==> run A <==
==> flow/design.v <==
module ahb_slave_controller (
    input  wire        HCLK,         
    input  wire        HRESETn,      
    input  wire        HWRITE,       
    input  wire [1:0]  HTRANS,       
    input  wire        HSEL,         
    input  logic [31:0] HADDR,       
    input  logic [2:0]  HSIZE,       
    input  logic [2:0]  HBURST,      
    input  logic [3:0]  HPROT,       
    input  logic        HMASTLOCK,   
    input  logic [3:0]  HWSTRB,      
    input  logic [31:0] HWDATA,      
    output logic       HREADY,       
    output logic       HRESP,        
    output logic [31:0] HRDATA,      
    output logic [31:0] addr,        
    output logic [2:0]  size,        
    output logic [2:0]  burst,       
    output logic [3:0]  prot,        
    output logic        mastlock,    
    output logic [3:0]  strb,        
    output logic [31:0] write_data,  
    input  logic [31:0] read_data,   
    output logic        write_read,  
    output logic        transfer_valid,  
    input  logic        error_flag   
);
    logic trans_type_reg;
    logic addr_phase_valid;
    logic data_phase_valid;
    typedef enum logic [1:0] {
        IDLE = 2'b00,
        DATA_PHASE = 2'b01,
        ERROR = 2'b10
    } state_t;
    state_t state, next_state;
    assign addr_phase_valid = HSEL && (HTRANS == 2'b10 || HTRANS == 2'b11);
    assign data_phase_valid = (state == DATA_PHASE);
    always_ff @(posedge HCLK or negedge HRESETn) begin
        if (!HRESETn) begin
            trans_type_reg <= 1'b0;
            addr <= 32'b0;
            size <= 3'b0;
            burst <= 3'b0;
            prot <= 4'b0;
            mastlock <= 1'b0;
            strb <= 4'b0;
        end else begin
            if (addr_phase_valid && HREADY) begin
                trans_type_reg <= HWRITE;
                addr <= HADDR;
                size <= HSIZE;
                burst <= HBURST;
                prot <= HPROT;
                mastlock <= HMASTLOCK;
                strb <= HWSTRB;
            end
        end
    end
    assign write_data = HWDATA;
    assign HRDATA = read_data;
    always_ff @(posedge HCLK or negedge HRESETn) begin
        if (!HRESETn) begin
            state <= IDLE;
        end else begin
            state <= next_state;
        end
    end
    always_comb begin
        write_read = 1'b0;
        transfer_valid = 1'b0;
        HRESP = 1'b0;
        HREADY = 1'b1;
        next_state = state;
        case (state)
            IDLE: begin
                if (addr_phase_valid) begin
                    next_state = DATA_PHASE;
                    HREADY = 1'b1;  
                end
            end
            DATA_PHASE: begin
                write_read = trans_type_reg;  
                transfer_valid = 1'b1;        
                if (error_flag) begin
                    HRESP = 1'b1;            
                    next_state = ERROR;
                    HREADY = 1'b0;           
                end else if (addr_phase_valid) begin
                    next_state = DATA_PHASE;  
                    HREADY = 1'b1;
                end else begin
                    next_state = IDLE;       
                    HREADY = 1'b1;
                end
            end
            ERROR: begin
                HRESP = 1'b1;        
                HREADY = 1'b1;       
                if (addr_phase_valid)
                    next_state = DATA_PHASE;
                else
                    next_state = IDLE;
            end
            default: begin
                next_state = IDLE;
            end
        endcase
    end
endmodule
module ahb_slave_reg_file (
    input  logic        HCLK,         
    input  logic        HRESETn,      
    input  logic [31:0] addr,         
    input  logic [2:0]  size,         
    input  logic [2:0]  burst,        
    input  logic [3:0]  prot,         
    input  logic        mastlock,     
    input  logic [3:0]  strb,         
    input  logic [31:0] write_data,   
    output logic [31:0] read_data,    
    input  logic        write_read,      
    input  logic        transfer_valid,  
    output logic        error_flag,   
    output logic [31:0] tdr_o,        
    output logic [31:0] lcr_o,        
    output logic [31:0] ocr_o,        
    output logic [31:0] fcr_o,        
    output logic [31:0] ier_o,        
    output logic [31:0] hcr_o,        
    input  logic [31:0] rdr_i,        
    input  logic [31:0] lsr_i,        
    input  logic [31:0] iir_i         
);
    logic [31:0] addr_reg;
    logic [2:0]  size_reg;
    logic [3:0]  strb_reg;
    assign addr_reg = addr;
    assign size_reg = size;
    assign strb_reg = strb;
    typedef enum logic [11:0] {
        ADDR_TDR = 12'h000,
        ADDR_RDR = 12'h004,
        ADDR_LCR = 12'h008,
        ADDR_OCR = 12'h00C,
        ADDR_LSR = 12'h010,
        ADDR_FCR = 12'h014,
        ADDR_IER = 12'h018,
        ADDR_IIR = 12'h01C,
        ADDR_HCR = 12'h020
    } apb_addr_e;
    function automatic logic check_alignment(input logic [31:0] address, input logic [2:0] transfer_size);
        case (transfer_size)
            3'b000: check_alignment = 1'b1;                     
            3'b001: check_alignment = (address[0] == 1'b0);     
            3'b010: check_alignment = (address[1:0] == 2'b00);  
            default: check_alignment = 1'b0;                    
        endcase
    endfunction
    always_comb begin
        error_flag = 1'b0;
        if (transfer_valid) begin
            if (addr_reg[31:12] != 20'h0 || 
                (addr_reg[11:0] != ADDR_TDR && 
                 addr_reg[11:0] != ADDR_RDR && 
                 addr_reg[11:0] != ADDR_LCR && 
                 addr_reg[11:0] != ADDR_OCR && 
                 addr_reg[11:0] != ADDR_LSR && 
                 addr_reg[11:0] != ADDR_FCR && 
                 addr_reg[11:0] != ADDR_IER && 
                 addr_reg[11:0] != ADDR_IIR && 
                 addr_reg[11:0] != ADDR_HCR)) begin
                error_flag = 1'b1;
            end
            if (!check_alignment(addr_reg, size_reg)) begin
                error_flag = 1'b1;
            end
            if (size_reg > 3'b010) begin  
                error_flag = 1'b1;
            end
            if (write_read && (addr_reg[11:0] == ADDR_RDR || 
                              addr_reg[11:0] == ADDR_LSR || 
                              addr_reg[11:0] == ADDR_IIR)) begin
                error_flag = 1'b1;
            end
        end
    end
    always_ff @(posedge HCLK or negedge HRESETn) begin
        if (!HRESETn) begin
            tdr_o <= 32'b0;
            lcr_o <= 32'b0;
            ocr_o <= 32'b0;
            fcr_o <= 32'b0;
            ier_o <= 32'b0;
            hcr_o <= 32'b0;
        end else if (write_read && !error_flag && transfer_valid) begin
            unique case (addr_reg[11:0])
                ADDR_TDR: begin
                    if (strb_reg[0]) tdr_o[7:0]   <= write_data[7:0];
                    if (strb_reg[1]) tdr_o[15:8]  <= write_data[15:8];
                    if (strb_reg[2]) tdr_o[23:16] <= write_data[23:16];
                    if (strb_reg[3]) tdr_o[31:24] <= write_data[31:24];
                end
                ADDR_LCR: begin
                    if (strb_reg[0]) lcr_o[7:0]   <= write_data[7:0];
                    if (strb_reg[1]) lcr_o[15:8]  <= write_data[15:8];
                    if (strb_reg[2]) lcr_o[23:16] <= write_data[23:16];
                    if (strb_reg[3]) lcr_o[31:24] <= write_data[31:24];
                end
                ADDR_OCR: begin
                    if (strb_reg[0]) ocr_o[7:0]   <= write_data[7:0];
                    if (strb_reg[1]) ocr_o[15:8]  <= write_data[15:8];
                    if (strb_reg[2]) ocr_o[23:16] <= write_data[23:16];
                    if (strb_reg[3]) ocr_o[31:24] <= write_data[31:24];
                end
                ADDR_FCR: begin
                    if (strb_reg[0]) fcr_o[7:0]   <= write_data[7:0];
                    if (strb_reg[1]) fcr_o[15:8]  <= write_data[15:8];
                    if (strb_reg[2]) fcr_o[23:16] <= write_data[23:16];
                    if (strb_reg[3]) fcr_o[31:24] <= write_data[31:24];
                end
                ADDR_IER: begin
                    if (strb_reg[0]) ier_o[7:0]   <= write_data[7:0];
                    if (strb_reg[1]) ier_o[15:8]  <= write_data[15:8];
                    if (strb_reg[2]) ier_o[23:16] <= write_data[23:16];
                    if (strb_reg[3]) ier_o[31:24] <= write_data[31:24];
                end
                ADDR_HCR: begin
                    if (strb_reg[0]) hcr_o[7:0]   <= write_data[7:0];
                    if (strb_reg[1]) hcr_o[15:8]  <= write_data[15:8];
                    if (strb_reg[2]) hcr_o[23:16] <= write_data[23:16];
                    if (strb_reg[3]) hcr_o[31:24] <= write_data[31:24];
                end
                default: ;  
            endcase
        end
    end
    always_comb begin
        read_data = 32'b0;
        if (!write_read && !error_flag && transfer_valid) begin
            unique case (addr_reg[11:0])
                ADDR_TDR: read_data = tdr_o;
                ADDR_RDR: read_data = rdr_i;
                ADDR_LCR: read_data = lcr_o;
                ADDR_OCR: read_data = ocr_o;
                ADDR_LSR: read_data = lsr_i;
                ADDR_FCR: read_data = fcr_o;
                ADDR_IER: read_data = ier_o;
                ADDR_IIR: read_data = iir_i;
                ADDR_HCR: read_data = hcr_o;
                default: read_data = 32'b0;
            endcase
        end
    end
endmodule
module ahb_slave (
    input  wire        HCLK,         
    input  wire        HRESETn,      
    input  wire [31:0] HADDR,        
    input  wire        HWRITE,       
    input  wire [2:0]  HSIZE,        
    input  wire [2:0]  HBURST,       
    input  wire [3:0]  HPROT,        
    input  wire [1:0]  HTRANS,       
    input  wire        HMASTLOCK,    
    input  wire        HSEL,         
    input  wire [31:0] HWDATA,       
    output wire [31:0] HRDATA,       
    output wire        HREADY,       
    output wire        HRESP,        
    input  wire [3:0]  HWSTRB,       
    output wire [31:0] tdr_o,        
    output wire [31:0] lcr_o,        
    output wire [31:0] ocr_o,        
    output wire [31:0] fcr_o,        
    output wire [31:0] ier_o,        
    output wire [31:0] hcr_o,        
    input  wire [31:0] rdr_i,        
    input  wire [31:0] lsr_i,        
    input  wire [31:0] iir_i         
);
    logic        write_read;      
    logic        error_flag;      
    logic        transfer_valid;  
    logic [31:0] addr;            
    logic [2:0]  size;            
    logic [2:0]  burst;           
    logic [3:0]  prot;            
    logic        mastlock;        
    logic [3:0]  strb;            
    logic [31:0] write_data;      
    logic [31:0] read_data;       
    ahb_slave_controller u_controller (
        .HCLK(HCLK),
        .HRESETn(HRESETn),
        .HWRITE(HWRITE),
        .HTRANS(HTRANS),
        .HSEL(HSEL),
        .HADDR(HADDR),
        .HSIZE(HSIZE),
        .HBURST(HBURST),
        .HPROT(HPROT),
        .HMASTLOCK(HMASTLOCK),
        .HWSTRB(HWSTRB),
        .HWDATA(HWDATA),
        .HREADY(HREADY),
        .HRESP(HRESP),
        .HRDATA(HRDATA),
        .addr(addr),
        .size(size),
        .burst(burst),
        .prot(prot),
        .mastlock(mastlock),
        .strb(strb),
        .write_data(write_data),
        .read_data(read_data),
        .write_read(write_read),
        .transfer_valid(transfer_valid),
        .error_flag(error_flag)
    );
    ahb_slave_reg_file u_reg_file (
        .HCLK(HCLK),
        .HRESETn(HRESETn),
        .addr(addr),
        .size(size),
        .burst(burst),
        .prot(prot),
        .mastlock(mastlock),
        .strb(strb),
        .write_data(write_data),
        .read_data(read_data),
        .write_read(write_read),
        .transfer_valid(transfer_valid),
        .error_flag(error_flag),
        .tdr_o(tdr_o),
        .lcr_o(lcr_o),
        .ocr_o(ocr_o),
        .fcr_o(fcr_o),
        .ier_o(ier_o),
        .hcr_o(hcr_o),
        .rdr_i(rdr_i),
        .lsr_i(lsr_i),
        .iir_i(iir_i)
    );
endmodule
==> flow/run.sh <==
#!/bin/bash
# the make line also repeats each setting of config.mk as NAME=value (left out here)
make -C /OpenROAD-flow-scripts/flow DESIGN_CONFIG=/design/flow/config.mk WORK_HOME=/design/flow/orfs CLKGATE_MAP_FILE= finish
==> flow/config.mk <==
export PLATFORM = sky130hd
export DESIGN_NAME = ahb_slave
export DESIGN_NICKNAME = ahb_slave
export VERILOG_FILES = /design/flow/design.v
export SDC_FILE = /design/flow/constraint.sdc
export NUM_CORES = 4
export LEC_CHECK = 0
export ABC_AREA = 1
export CAP_MARGIN = 20
export CORE_ASPECT_RATIO = 0.9
export CORE_MARGIN = 2
export CORE_UTILIZATION = 72
export CTS_CLUSTER_DIAMETER = 314
export CTS_CLUSTER_SIZE = 35
export PLACE_DENSITY_LB_ADDON = 0.27
export SETUP_SLACK_MARGIN = 0.32
export SLEW_MARGIN = 10
==> flow/constraint.sdc <==
create_clock -name core_clock -period 2.37 [get_ports {HCLK}]
set_input_delay 0.4740 -clock core_clock [delete_from_list [all_inputs] [get_ports {HCLK}]]
set_output_delay 0.4740 -clock core_clock [all_outputs]
set_load 0.01 [all_outputs]
==> inputs of run K, as changes to run A <==
- CORE_ASPECT_RATIO: 0.9 -> default
- CORE_UTILIZATION: 72 -> 53
- CTS_CLUSTER_DIAMETER: 314 -> default
- CTS_CLUSTER_SIZE: 35 -> default
- PLACE_DENSITY_LB_ADDON: 0.27 -> default
- SETUP_SLACK_MARGIN: 0.32 -> default
- SLEW_MARGIN: 10 -> 20
==> flow/constraint.sdc (replaced) <==
create_clock -name core_clock -period 2.81 [get_ports {HCLK}]
set_input_delay 0.5620 -clock core_clock [delete_from_list [all_inputs] [get_ports {HCLK}]]
set_output_delay 0.5620 -clock core_clock [all_outputs]
set_load 0.01 [all_outputs]
==> inputs of run Y, as changes to run A <==
- CORE_ASPECT_RATIO: 0.9 -> default
- CORE_UTILIZATION: 72 -> 52
- CTS_CLUSTER_DIAMETER: 314 -> default
- CTS_CLUSTER_SIZE: 35 -> default
- PLACE_DENSITY_LB_ADDON: 0.27 -> default
- SETUP_SLACK_MARGIN: 0.32 -> default
- SLEW_MARGIN: 10 -> 20
==> flow/constraint.sdc (replaced) <==
create_clock -name core_clock -period 3.71 [get_ports {HCLK}]
set_input_delay 0.7420 -clock core_clock [delete_from_list [all_inputs] [get_ports {HCLK}]]
set_output_delay 0.7420 -clock core_clock [all_outputs]
set_load 0.01 [all_outputs]
==> results <==
| item | run A | run Y | run K |
|---|---|---|---|
| Status | aborted with a tool error | finished clean | complete, but fails checks |
| Last stage reached | 3_3_place_gp | - | - |
| Violated checks | - | - | setup timing |
| Sum of met2 wire segment lengths after detailed routing | - | 22390 um | 23540 um |
| Via Count | - | 13759 | 14499 |
| Startpoint kind of the worst setup timing path | - | flip-flop | flip-flop |
| Sequential standard cell area | - | 0.005884 sq mm | 0.005884 sq mm |
| Power consumed by the clock network | - | 0.00236 W | 0.00338 W |
| Number of rows created at floorplan | 44 | 55 | 55 |
| Cell count of the worst reg-to-reg path | - | 10 | 17 |
| Clock network latency to the later pin of the worst-skew pair | - | 520 ps | 530 ps |
| Arrival time of data at the critical path endpoint | - | 2870 ps | 2600 ps |
| Crit Path Category | - | flip-flop to output pin | flip-flop to output pin |
| DRC violations left | - | 0 | 0 |
| Avg WL per Cell | - | 20.43 um | 20.82 um |
| Met1 usage | - | 48.06% | 51.82% |
| Data required time of the critical path | - | 2970 ps | 2250 ps |
| Final nets | - | 2229 | 2297 |
| Relative contribution of combinational cells to total power | - | 14.4% | 16.4% |
| # port buffers | - | 397 | 397 |
Power figures rest on the tool's default switching activity, not on a simulated workload.
